## AuctionSearch
module AuctionSearch(
  input         clock,
  input         reset,
  output        io_rewardIn_0_ready,
  input         io_rewardIn_0_valid,
  input  [7:0]  io_rewardIn_0_reward,
  input  [10:0] io_rewardIn_0_idx,
  input         io_rewardIn_0_last,
  output [10:0] io_agentIdx_0,
  input  [7:0]  io_price_0,
  output        io_rewardIn_1_ready,
  input         io_rewardIn_1_valid,
  input  [7:0]  io_rewardIn_1_reward,
  input  [10:0] io_rewardIn_1_idx,
  output [10:0] io_agentIdx_1,
  input  [7:0]  io_price_1,
  output        io_rewardIn_2_ready,
  input         io_rewardIn_2_valid,
  input  [7:0]  io_rewardIn_2_reward,
  input  [10:0] io_rewardIn_2_idx,
  output [10:0] io_agentIdx_2,
  input  [7:0]  io_price_2,
  output        io_rewardIn_3_ready,
  input         io_rewardIn_3_valid,
  input  [7:0]  io_rewardIn_3_reward,
  input  [10:0] io_rewardIn_3_idx,
  output [10:0] io_agentIdx_3,
  ...
Size in the first run: ~7300 cells after synthesis, ~1000 flip-flops, roughly 340 I/O pins.
clock: 2.19 ns
lec_check: 0
abc_area: 1
cap_margin: 20
core_margin: 2
core_utilization: 72
cts_cluster_diameter: 249
max_routing_layer: met4
place_density: 0.6
setup_slack_margin: -0.16
slew_margin: 20
run.sh (not shown) runs the stock make flow with config.mk's settings and CLKGATE_MAP_FILE=.
The starting point aborted during global routing, error GRT-0232.
==> next run, changes <==
PLACE_DENSITY = default   (was 0.6)
PLACE_DENSITY_LB_ADDON = 0.02   (was default)
SETUP_SLACK_MARGIN = 0.37   (was -0.16)
clock period = 2.15 ns   (was 2.19 ns; I/O delays follow)
=> With this change the flow did not get past clock tree synthesis with DPL-0033; die area stays the same; area after synthesis stays the same; synthesized cell count does not change.
==> next run, changes <==
PLACE_DENSITY = 0.36   (was default)
PLACE_DENSITY_LB_ADDON = default   (was 0.02)
SETUP_SLACK_MARGIN = 0.18   (was 0.37)
After rerunning: This time the run did not get past global routing; die area stays the same; synthesized area is unchanged; synthesized cell count does not change.
==> next run, changes <==
ABC_AREA = default   (was 1)
CORE_UTILIZATION = 66   (was 72)
CTS_CLUSTER_DIAMETER = default   (was 249)
MAX_ROUTING_LAYER = default   (was met4)
PLACE_DENSITY = 0.6   (was 0.36)
SETUP_SLACK_MARGIN = default   (was 0.18)
clock period = 3.25 ns   (was 2.15 ns; I/O delays follow)
Now the flow ran to the end with violations: setup timing.
Die size is higher by a few percent.
Synthesized area decreases by a few percent.
Synthesized cell count drops by about a fifth.

---

Starting RTL as in the previous note.
make LEC_CHECK=0 CAP_MARGIN=25 CELL_PAD_IN_SITES_DETAIL_PLACEMENT=1 CELL_PAD_IN_SITES_GLOBAL_PLACEMENT=1 CORE_MARGIN=2 CORE_UTILIZATION=72 CTS_CLUSTER_DIAMETER=89 CTS_CLUSTER_SIZE=88 HOLD_SLACK_MARGIN=-0.05 MIN_ROUTING_LAYER=met1 SETUP_SLACK_MARGIN=0.84 SLEW_MARGIN=35 finish   # period 4.0 ns
The baseline died in global placement without I/O (3_1_place_gp_skip_io) (GPL-0301).
Next try:
- CAP_MARGIN: 25 -> 20
- CELL_PAD_IN_SITES_DETAIL_PLACEMENT: 1 -> default
- CELL_PAD_IN_SITES_GLOBAL_PLACEMENT: 1 -> default
- CTS_CLUSTER_DIAMETER: 89 -> default
- CTS_CLUSTER_SIZE: 88 -> default
- HOLD_SLACK_MARGIN: -0.05 -> default
- MIN_ROUTING_LAYER: met1 -> default
- PLACE_DENSITY: default -> 0.67
- SETUP_SLACK_MARGIN: 0.84 -> default
- clock period: 4.0 -> 3.25 ns (I/O delays scaled with it)
After rerunning: The changed run ran to the end with violations: setup timing. Die size does not change. Area after synthesis is unchanged. Synthesized cell count stays the same.
Next try:
- ABC_AREA: default -> 1
- CORE_UTILIZATION: 72 -> 68
- PLACE_DENSITY: 0.67 -> 0.6
- SLEW_MARGIN: 35 -> 20
=> Now the flow went through all stages and came out clean. Wire length came out lower by 17%. Critical path depth came out lower by 9. Non-clock buffer count came out lower by 337. Total power came out higher by 5.5%. Cell area came out lower by 2.9%. Die area came out higher by 12%. Sequential cell count does not change. Clock power came out lower by about 4%. Clock-buffer cell count came out higher by 10.
Next try:
- ABC_AREA: 1 -> default
- CORE_UTILIZATION: 68 -> 72
- PLACE_DENSITY: 0.6 -> 0.79
- TNS_END_PERCENT: default -> 5
The changed run produced a layout that fails on setup timing. Cell area is about the same. Power shrinks by 7.7%. Combinational power decreases by 33%. Via count went down by 0.50%. Die size falls by 11%. Wire length went up by 18%. Global-route usage rises by 9.2 points. Synthesized cell count came out lower by 16%.

---

AuctionSearch again, from the RTL that the note above started with.
make LEC_CHECK=0 CAP_MARGIN=0 CORE_MARGIN=2 CORE_UTILIZATION=70 CTS_CLUSTER_SIZE=18 GPL_ROUTABILITY_DRIVEN=1 MAX_ROUTING_LAYER=met4 MIN_ROUTING_LAYER=met1 SETUP_SLACK_MARGIN=0.51 SLEW_MARGIN=20 TNS_END_PERCENT=70 finish   # period 3.41 ns
The baseline finished but failed the layout checks on setup timing.
Change:
==> flow/config.mk (replaced) <==
export PLATFORM = sky130hd
export DESIGN_NAME = AuctionSearch
export DESIGN_NICKNAME = AuctionSearch
export VERILOG_FILES = /design/flow/design.v
export SDC_FILE = /design/flow/constraint.sdc
export NUM_CORES = 4
export LEC_CHECK = 0
export CAP_MARGIN = 20
export CORE_MARGIN = 2
export CORE_UTILIZATION = 40
export PLACE_DENSITY = 0.6
export SLEW_MARGIN = 20
==> flow/constraint.sdc (replaced) <==
create_clock -name core_clock -period 3.8 [get_ports {clock}]
set_input_delay 0.7600 -clock core_clock [delete_from_list [all_inputs] [get_ports {clock}]]
set_output_delay 0.7600 -clock core_clock [all_outputs]
set_load 0.01 [all_outputs]
After rerunning: Now the flow completed with no timing, DRC or antenna violations; worst setup slack improved by 1.3 ns; combinational power decreases by 35%; flip-flop count is unchanged; wire length decreases by 15%; design area decreases by 5.5%; clock power decreases by about 5%; count of clock-buffer cells in the layout increases by 11.
Change:
--- a/flow/config.mk
+++ b/flow/config.mk
@@ -10 +10 @@
-export CORE_UTILIZATION = 40
+export CORE_UTILIZATION = 9
==> flow/constraint.sdc (replaced) <==
create_clock -name core_clock -period 4.15 [get_ports {clock}]
set_input_delay 0.8300 -clock core_clock [delete_from_list [all_inputs] [get_ports {clock}]]
set_output_delay 0.8300 -clock core_clock [all_outputs]
set_load 0.01 [all_outputs]
Result: Hold slack loses 0.025 ns; routed wire length rises by 29%; count of clock-buffer cells in the layout falls by 22; setup slack gains 0.040 ns; total power falls by 7.1%; global-route usage falls by 16 points.
Change:
--- a/flow/config.mk
+++ b/flow/config.mk
@@ -7,0 +8 @@
+export ABC_AREA = 1
@@ -10 +11,2 @@
-export CORE_UTILIZATION = 9
+export CORE_UTILIZATION = 72
+export CTS_CLUSTER_DIAMETER = 249
==> flow/constraint.sdc (replaced) <==
create_clock -name core_clock -period 2.72 [get_ports {clock}]
set_input_delay 0.5440 -clock core_clock [delete_from_list [all_inputs] [get_ports {clock}]]
set_output_delay 0.5440 -clock core_clock [all_outputs]
set_load 0.01 [all_outputs]
=> Now the flow finished but fails on setup timing; worst setup slack got worse by 0.40 ns; clock-buffer cell count fell by 1; register-to-register slack gets worse by 0.37 ns; synthesized cell count increases by about 20%.

---

Starting RTL as in the previous note.
==> flow/design.v (excerpt) <==
module AuctionSearch(
  input         clock,
  input         reset,
  output        io_rewardIn_0_ready,
  input         io_rewardIn_0_valid,
  input  [7:0]  io_rewardIn_0_reward,
  input  [10:0] io_rewardIn_0_idx,
  input         io_rewardIn_0_last,
  output [10:0] io_agentIdx_0,
  input  [7:0]  io_price_0,
  output        io_rewardIn_1_ready,
  input         io_rewardIn_1_valid,
  input  [7:0]  io_rewardIn_1_reward,
  input  [10:0] io_rewardIn_1_idx,
  output [10:0] io_agentIdx_1,
  input  [7:0]  io_price_1,
  output        io_rewardIn_2_ready,
  input         io_rewardIn_2_valid,
  input  [7:0]  io_rewardIn_2_reward,
  input  [10:0] io_rewardIn_2_idx,
  output [10:0] io_agentIdx_2,
  input  [7:0]  io_price_2,
  output        io_rewardIn_3_ready,
  input         io_rewardIn_3_valid,
  input  [7:0]  io_rewardIn_3_reward,
  input  [10:0] io_rewardIn_3_idx,
  output [10:0] io_agentIdx_3,
  input  [7:0]  io_price_3,
  output        io_rewardIn_4_ready,
  input         io_rewardIn_4_valid,
  input  [7:0]  io_rewardIn_4_reward,
  input  [10:0] io_rewardIn_4_idx,
  output [10:0] io_agentIdx_4,
  input  [7:0]  io_price_4,
  output        io_rewardIn_5_ready,
  input         io_rewardIn_5_valid,
  input  [7:0]  io_rewardIn_5_reward,
  input  [10:0] io_rewardIn_5_idx,
  output [10:0] io_agentIdx_5,
  ...
Settings: LEC_CHECK=0, CAP_MARGIN=25, CORE_MARGIN=4, CORE_UTILIZATION=58, GPL_ROUTABILITY_DRIVEN=1, HOLD_SLACK_MARGIN=0.3, MAX_ROUTING_LAYER=met4, MIN_ROUTING_LAYER=met1, SLEW_MARGIN=20, TNS_END_PERCENT=25; clock period 2.38 ns.
The first run reached the layout checks and failed them: setup timing.
Rerun with:
Settings changed: CORE_MARGIN 4 to 2, CORE_UTILIZATION 58 to 70, CTS_CLUSTER_SIZE set to 46, HOLD_SLACK_MARGIN 0.3 to not set, SETUP_SLACK_MARGIN set to -0.27, TNS_END_PERCENT 25 to 70.
Clock period 2.38 ns to 2.7 ns, I/O delays scaled along.
The new run finished with capacitance limit, slew limit, setup timing left.
Sequential cell count does not change.
Fmax falls by 11%.
Wire length goes up by 27%.
Hold slack got worse by 39 ps.
Synthesized cell count is unchanged.
First-iteration DRC count went up to 2.6 times its value.

---

AuctionSearch again, from the RTL that the note above started with.
Settings: LEC_CHECK=0, ABC_AREA=1, CAP_MARGIN=5, CORE_ASPECT_RATIO=0.56, CORE_MARGIN=4, CORE_UTILIZATION=26, CTS_CLUSTER_SIZE=95, GPL_ROUTABILITY_DRIVEN=0, HOLD_SLACK_MARGIN=-0.04, MAX_ROUTING_LAYER=met4, MIN_ROUTING_LAYER=met1, SETUP_SLACK_MARGIN=0.9, SLEW_MARGIN=20, TNS_END_PERCENT=75; clock period 3.53 ns.
Then changed:
- ABC_AREA: 1 -> default
- CAP_MARGIN: 5 -> 20
- CORE_ASPECT_RATIO: 0.56 -> default
- CORE_MARGIN: 4 -> 2
- CORE_UTILIZATION: 26 -> 71
- CTS_CLUSTER_SIZE: 95 -> default
- GPL_ROUTABILITY_DRIVEN: 0 -> default
- HOLD_SLACK_MARGIN: -0.04 -> default
- MAX_ROUTING_LAYER: met4 -> default
- MIN_ROUTING_LAYER: met1 -> default
- SETUP_SLACK_MARGIN: 0.9 -> default
- TNS_END_PERCENT: 75 -> default
- clock period: 3.53 -> 3.2 ns (I/O delays scaled with it)
=>
- The changed run finished but failed the layout checks on setup timing
- clock power climbs by about 20%
- worst setup slack got worse by 470 ps
- clock skew came out higher by 18 ps
- cell area went down by 5.5%
- core utilization is higher by 57 points
- routed wire length goes up by 1.9%
- count of clock-buffer cells in the layout grows by 19
- worst hold slack is worse by 30 ps
- global-route usage went up by 28 points
Then changed:
- CTS_CLUSTER_SIZE: default -> 33
- SETUP_SLACK_MARGIN: default -> 0.6
- clock period: 3.2 -> 2.11 ns (I/O delays scaled with it)
Result:
- The changed run failed in 5_1_grt
- die size is unchanged
- synthesized area stays the same
- synthesized cell count stays the same
Then changed:
- CTS_CLUSTER_SIZE: 33 -> default
- SETUP_SLACK_MARGIN: 0.6 -> -0.2
- clock period: 2.11 -> 2.12 ns (I/O delays scaled with it)
What happened: This time the run aborted during 4_1_cts. Synthesized cell count is unchanged. Die area is unchanged. Area after synthesis is unchanged.
Then changed:
- CORE_UTILIZATION: 71 -> 21
- PLACE_DENSITY: default -> 0.6
- SETUP_SLACK_MARGIN: -0.2 -> default
- clock period: 2.12 -> 4.52 ns (I/O delays scaled with it)
=> The new run passed the timing, DRC and antenna checks; die area climbs to 3.3 times its value; synthesized cell count does not change; synthesized area does not change.

---

Starting RTL as in the previous note.
Settings: LEC_CHECK=0, CAP_MARGIN=20, CELL_PAD_IN_SITES_DETAIL_PLACEMENT=1, CELL_PAD_IN_SITES_GLOBAL_PLACEMENT=1, CORE_MARGIN=2, CORE_UTILIZATION=40, HOLD_SLACK_MARGIN=-0.05, MIN_ROUTING_LAYER=met2, SETUP_SLACK_MARGIN=0.84, SLEW_MARGIN=35; clock period 4.0 ns.
Next try:
==> flow/config.mk (replaced) <==
export PLATFORM = sky130hd
export DESIGN_NAME = AuctionSearch
export DESIGN_NICKNAME = AuctionSearch
export VERILOG_FILES = /design/flow/design.v
export SDC_FILE = /design/flow/constraint.sdc
export NUM_CORES = 4
export LEC_CHECK = 0
export CAP_MARGIN = 20
export CORE_MARGIN = 2
export CORE_UTILIZATION = 70
export CTS_CLUSTER_SIZE = 35
export PLACE_DENSITY = 0.6
export SETUP_SLACK_MARGIN = 0.61
export SLEW_MARGIN = 20
Effect:
- This time the run finished but failed the layout checks on negative setup slack
- area after synthesis does not change
- setup slack gets worse by 0.42 ns
- clock power came out lower by about 9%
- cell count goes down by 11%
- sequential power is about the same
- global-route usage fell by 2.5 points
- final area falls by 5.2%
- critical path depth came out higher by 3
Next try:
--- a/flow/config.mk
+++ b/flow/config.mk
@@ -9,6 +9,4 @@
 export CORE_MARGIN = 2
-export CORE_UTILIZATION = 70
-export CTS_CLUSTER_SIZE = 35
+export CORE_UTILIZATION = 40
 export PLACE_DENSITY = 0.6
-export SETUP_SLACK_MARGIN = 0.61
 export SLEW_MARGIN = 20
==> flow/constraint.sdc (replaced) <==
create_clock -name core_clock -period 3.67 [get_ports {clock}]
set_input_delay 0.7340 -clock core_clock [delete_from_list [all_inputs] [get_ports {clock}]]
set_output_delay 0.7340 -clock core_clock [all_outputs]
set_load 0.01 [all_outputs]
Outcome: The new run went through all stages and came out clean. Sequential power climbs by about 8%. Final area goes down by 1.8%. Sequential share of layout area came out higher by 0.52 points. Global-route usage is lower by 15 points. Synthesized area does not change. Clock power increases by about 9%. Wire length shrinks by 4.9%. Cell count came out higher by 9.3%. Worst setup slack improved by 0.19 ns.
Next try:
--- a/flow/config.mk
+++ b/flow/config.mk
@@ -9,4 +9,4 @@
 export CORE_MARGIN = 2
-export CORE_UTILIZATION = 40
-export PLACE_DENSITY = 0.6
+export CORE_UTILIZATION = 71
+export SETUP_SLACK_MARGIN = 0.6
 export SLEW_MARGIN = 20
==> flow/constraint.sdc (replaced) <==
create_clock -name core_clock -period 2.11 [get_ports {clock}]
set_input_delay 0.4220 -clock core_clock [delete_from_list [all_inputs] [get_ports {clock}]]
set_output_delay 0.4220 -clock core_clock [all_outputs]
set_load 0.01 [all_outputs]
=> With this change the flow ended with an error in global routing; synthesized area does not change; synthesized cell count stays the same; die size goes down by well over a third.
Next try:
--- a/flow/config.mk
+++ b/flow/config.mk
@@ -9,4 +9,4 @@
 export CORE_MARGIN = 2
-export CORE_UTILIZATION = 71
-export SETUP_SLACK_MARGIN = 0.6
+export CORE_UTILIZATION = 57
+export SETUP_SLACK_MARGIN = 0.31
 export SLEW_MARGIN = 20
Effect: With this change the flow ran to the end with violations: negative setup slack. Area after synthesis does not change. Die area rises by 24%. Synthesized cell count does not change.

---

Starting RTL as in the previous note.
## AuctionSearch
module AuctionSearch(
  input         clock,
  input         reset,
  output        io_rewardIn_0_ready,
  input         io_rewardIn_0_valid,
  input  [7:0]  io_rewardIn_0_reward,
  input  [10:0] io_rewardIn_0_idx,
  input         io_rewardIn_0_last,
  output [10:0] io_agentIdx_0,
  input  [7:0]  io_price_0,
  output        io_rewardIn_1_ready,
  input         io_rewardIn_1_valid,
  input  [7:0]  io_rewardIn_1_reward,
  input  [10:0] io_rewardIn_1_idx,
  output [10:0] io_agentIdx_1,
  input  [7:0]  io_price_1,
  output        io_rewardIn_2_ready,
  input         io_rewardIn_2_valid,
  input  [7:0]  io_rewardIn_2_reward,
  input  [10:0] io_rewardIn_2_idx,
  output [10:0] io_agentIdx_2,
  input  [7:0]  io_price_2,
  output        io_rewardIn_3_ready,
  input         io_rewardIn_3_valid,
  input  [7:0]  io_rewardIn_3_reward,
  input  [10:0] io_rewardIn_3_idx,
  output [10:0] io_agentIdx_3,
  input  [7:0]  io_price_3,
  output        io_rewardIn_4_ready,
  ...
clock: 2.15 ns
lec_check: 0
abc_area: 1
cap_margin: 20
core_aspect_ratio: 0.9
core_margin: 2
core_utilization: 72
cts_cluster_diameter: 249
max_routing_layer: met4
place_density_lb_addon: 0.02
setup_slack_margin: 0.16
slew_margin: 20
tns_end_percent: 40
The baseline ended with an error in 5_1_grt with DPL-0038.
Then changed:
==> flow/config.mk (replaced) <==
export PLATFORM = sky130hd
export DESIGN_NAME = AuctionSearch
export DESIGN_NICKNAME = AuctionSearch
export VERILOG_FILES = /design/flow/design.v
export SDC_FILE = /design/flow/constraint.sdc
export NUM_CORES = 4
export LEC_CHECK = 0
export CAP_MARGIN = 20
export CORE_MARGIN = 2
export CORE_UTILIZATION = 25
export PLACE_DENSITY = 0.6
export SLEW_MARGIN = 20
==> flow/constraint.sdc (replaced) <==
create_clock -name core_clock -period 3.8 [get_ports {clock}]
set_input_delay 0.7600 -clock core_clock [delete_from_list [all_inputs] [get_ports {clock}]]
set_output_delay 0.7600 -clock core_clock [all_outputs]
set_load 0.01 [all_outputs]
This time the run ran to the end with no violations.
Synthesized area went down by a few percent.
Die area went up to 2.7 times its value.
Synthesized cell count went down by about a fifth.
Then changed:
--- a/flow/config.mk
+++ b/flow/config.mk
@@ -10 +10 @@
-export CORE_UTILIZATION = 25
+export CORE_UTILIZATION = 40
@@ -11,0 +12 @@
+export SETUP_SLACK_MARGIN = 0.42
Effect: Sequential cell count does not change; utilization climbs by 19 points; routed wire length increases by 1.1%; worst setup slack gets better by 0.15 ns; register-to-register slack improved by 0.18 ns; design area climbs by 2.0%; count of clock-buffer cells in the layout came out higher by 3; hold slack hardly moves; cell count went down by 9.1%; non-clock buffer count rose by 103.
Power and IR drop assume default switching activity.
